Design soc_top, start of the top module:
module soc_top (
    input wire clk,
    input wire reset_n,
    input wire [31:0] cpu_addr,
    input wire [31:0] cpu_data_out,
    input wire cpu_write_enable,
    input wire cpu_read_enable,
    input wire cpu_interrupt_ack,
    output wire [31:0] cpu_data_in,
    output wire [7:0] led_out,
    output wire timer_interrupt,
    output wire [7:0] timer_count,
    output wire [31:0] ram_data_out,
    output wire [7:0] ram_addr_debug
);
Settings: LEC_CHECK=0, CAP_MARGIN=20, CORE_MARGIN=2, CORE_UTILIZATION=72, CTS_CLUSTER_DIAMETER=318, CTS_CLUSTER_SIZE=37, PLACE_DENSITY=0.35, SETUP_SLACK_MARGIN=1.18, SLEW_MARGIN=20; clock period 4.06 ns.
run.sh (not shown) runs the stock make flow with config.mk's settings and CLKGATE_MAP_FILE=.
The baseline aborted during global routing (5_1_grt) on GRT-0116.
Edit:
Settings changed: ABC_AREA from default to 1, CAP_MARGIN 20 to 10, CELL_PAD_IN_SITES_GLOBAL_PLACEMENT from default to 1, CORE_ASPECT_RATIO from default to 0.56, CORE_MARGIN 2 to 5, CORE_UTILIZATION 72 to 36, CTS_CLUSTER_DIAMETER 318 to default, CTS_CLUSTER_SIZE 37 to default, GPL_ROUTABILITY_DRIVEN from default to 1, GPL_TIMING_DRIVEN from default to 0, MIN_ROUTING_LAYER from default to met2, PLACE_DENSITY 0.35 to 0.5, SETUP_SLACK_MARGIN 1.18 to default, TNS_END_PERCENT from default to 90.
Clock period 4.06 ns to 9.42 ns, I/O delays scaled along.
Outcome: The changed run died in global routing (5_1_grt). Die area goes up by 110%. Area after synthesis rose by 3.8%. Synthesized cell count grows by 74%.
Edit:
Settings changed: ABC_AREA 1 to default, CAP_MARGIN 10 to 0, CELL_PAD_IN_SITES_DETAIL_PLACEMENT from default to 1, CELL_PAD_IN_SITES_GLOBAL_PLACEMENT 1 to default, CORE_ASPECT_RATIO 0.56 to default, CORE_MARGIN 5 to 4, CORE_UTILIZATION 36 to 35, GPL_ROUTABILITY_DRIVEN 1 to default, MIN_ROUTING_LAYER met2 to default, SETUP_SLACK_MARGIN from default to 2.12, TNS_END_PERCENT 90 to default.
Clock period 9.42 ns to 9.53 ns, I/O delays scaled along.
Effect: Now the flow ran to the end with no violations. Die size fell by 1.8%. Synthesized area fell by 3.7%. Synthesized cell count fell by 43%.
Edit:
Settings changed: ABC_AREA from default to 0, CAP_MARGIN 0 to 10, CELL_PAD_IN_SITES_DETAIL_PLACEMENT 1 to default, CELL_PAD_IN_SITES_GLOBAL_PLACEMENT from default to 1, CORE_ASPECT_RATIO from default to 0.56, CORE_MARGIN 4 to 5, CORE_UTILIZATION 35 to 36, GPL_ROUTABILITY_DRIVEN from default to 1, MIN_ROUTING_LAYER from default to met2, PLACE_DENSITY 0.5 to 0.72, SETUP_SLACK_MARGIN 2.12 to default, TNS_END_PERCENT from default to 90.
Clock period 9.53 ns to 9.42 ns, I/O delays scaled along.
What happened: This time the run ended with an error in global routing (5_1_grt), error GRT-0116; die size drops by 1.8%; synthesized area is unchanged; synthesized cell count is unchanged.


v48:
Starting RTL as in the previous note.
export LEC_CHECK = 0
export CAP_MARGIN = 20
export CORE_MARGIN = 2
export CORE_UTILIZATION = 35
export PLACE_DENSITY = 0.5
export SLEW_MARGIN = 20
create_clock -name core_clock -period 7.31 [get_ports {clk}]
Here is what was changed in the inputs of v56 compared with v48.
diff --git a/flow/config.mk b/flow/config.mk
--- a/flow/config.mk
+++ b/flow/config.mk
@@ -7,0 +8 @@
+export ABC_AREA = 1
@@ -9,3 +10,7 @@
-export CORE_MARGIN = 2
-export CORE_UTILIZATION = 35
-export PLACE_DENSITY = 0.5
+export CELL_PAD_IN_SITES_GLOBAL_PLACEMENT = 2
+export CORE_ASPECT_RATIO = 0.56
+export CORE_MARGIN = 5
+export CORE_UTILIZATION = 36
+export GPL_ROUTABILITY_DRIVEN = 0
+export MIN_ROUTING_LAYER = met2
+export PLACE_DENSITY = 0.72
@@ -12,0 +18 @@
+export TNS_END_PERCENT = 90
==> flow/constraint.sdc <==
create_clock -name core_clock -period 9.42 [get_ports {clk}]
set_input_delay 1.8840 -clock core_clock [delete_from_list [all_inputs] [get_ports {clk}]]
set_output_delay 1.8840 -clock core_clock [all_outputs]
set_load 0.01 [all_outputs]
## What came out
v48 has a lower total area of multi-input combinational cells than v56.
Compared with v48, number of distinct standard cells referenced by the synthesized netlist in v56 decreased by more than a quarter.
Lower number of cells on the critical path goes to v48 over v56.
v48 ended up with multiplexers as its largest combinational cell category by area; v56 ended up with simple AND/OR/NAND/NOR gates.
In the reports for v48 and v56, the larger global-route usage belongs to v56.
Input-level comparison between v44 and v56:
==> flow/config.mk <==
export PLATFORM = sky130hd
export DESIGN_NAME = soc_top
export DESIGN_NICKNAME = soc_top
export VERILOG_FILES = /design/flow/design.v
export SDC_FILE = /design/flow/constraint.sdc
export NUM_CORES = 4
export LEC_CHECK = 0
export CAP_MARGIN = 20
export CORE_MARGIN = 2
export CORE_UTILIZATION = 66
export SLEW_MARGIN = 20
==> flow/constraint.sdc <==
create_clock -name core_clock -period 5.46 [get_ports {clk}]
set_input_delay 1.0920 -clock core_clock [delete_from_list [all_inputs] [get_ports {clk}]]
set_output_delay 1.0920 -clock core_clock [all_outputs]
set_load 0.01 [all_outputs]
### Flow results
- The flow did not stop early for v44: all stages ran, and the layout cleared the timing, design-rule and antenna checks.
- v56 closes out successfully: all stages finished, all timing, DRC and antenna checks passed.
- Row complex-gate fraction of the synthesized area: v44 lower / v56 higher
- Delta(tally of unique sky130hd cells used after synthesis, v44 - v56) > 0
- Setup slack: v44 less than v56
- As far as number of enable flip-flop cells is concerned, v56 and v44 perform about the same.
- Measured against each other, v56 and v44 differ in global routing usage on met1, the lower figure coming from v56.
- Of the two values seen for path category of the worst min-delay check, register to register was produced by v56 and primary input to async pin by v44.
- v56 and v44 ended up with roughly the same CTS clock-pin slew for the worst setup and hold paths.
- Final hold slack ended up 0.25 ns lower on v44 than on v56.
### v44 -> v26
diff --git a/flow/config.mk b/flow/config.mk
--- a/flow/config.mk
+++ b/flow/config.mk
@@ -8,0 +9,2 @@
+export CELL_PAD_IN_SITES_GLOBAL_PLACEMENT = 0
+export CORE_ASPECT_RATIO = 1.05
@@ -10 +12,6 @@
-export CORE_UTILIZATION = 66
+export CORE_UTILIZATION = 72
+export CTS_CLUSTER_DIAMETER = 25
+export CTS_CLUSTER_SIZE = 58
+export MIN_ROUTING_LAYER = met1
+export PLACE_DENSITY_LB_ADDON = 0.1
+export SETUP_SLACK_MARGIN = 1.18
@@ -11,0 +19 @@
+export TNS_END_PERCENT = 40
==> flow/constraint.sdc <==
create_clock -name core_clock -period 4.07 [get_ports {clk}]
set_input_delay 0.8140 -clock core_clock [delete_from_list [all_inputs] [get_ports {clk}]]
set_output_delay 0.8140 -clock core_clock [all_outputs]
set_load 0.01 [all_outputs]
As far as synthesized cell count goes, v26 and v44 are indistinguishable; the numbers are identical. Re count of hold-fix buffers inserted at cts: v26 is 1 up on v44. Across both runs, total setup buffers inserted after CTS was higher for v26 than for v44. In the tables for v44 and v26, die boundary height reads lower with v26. Synthesized-area fraction occupied by adder cells: v26 vs v44 — no meaningful difference. Die: v26 smaller than v44. v26 is listed as incomplete: the tool reported an error in global routing (5_1_grt) and the run ended there. From v44 to v26 the numbers moved as follows: maximum clock insertion buffer count went up; weighted congestion at the end of routability-driven global placement saw an increase; I/O pin count ~0 delta.
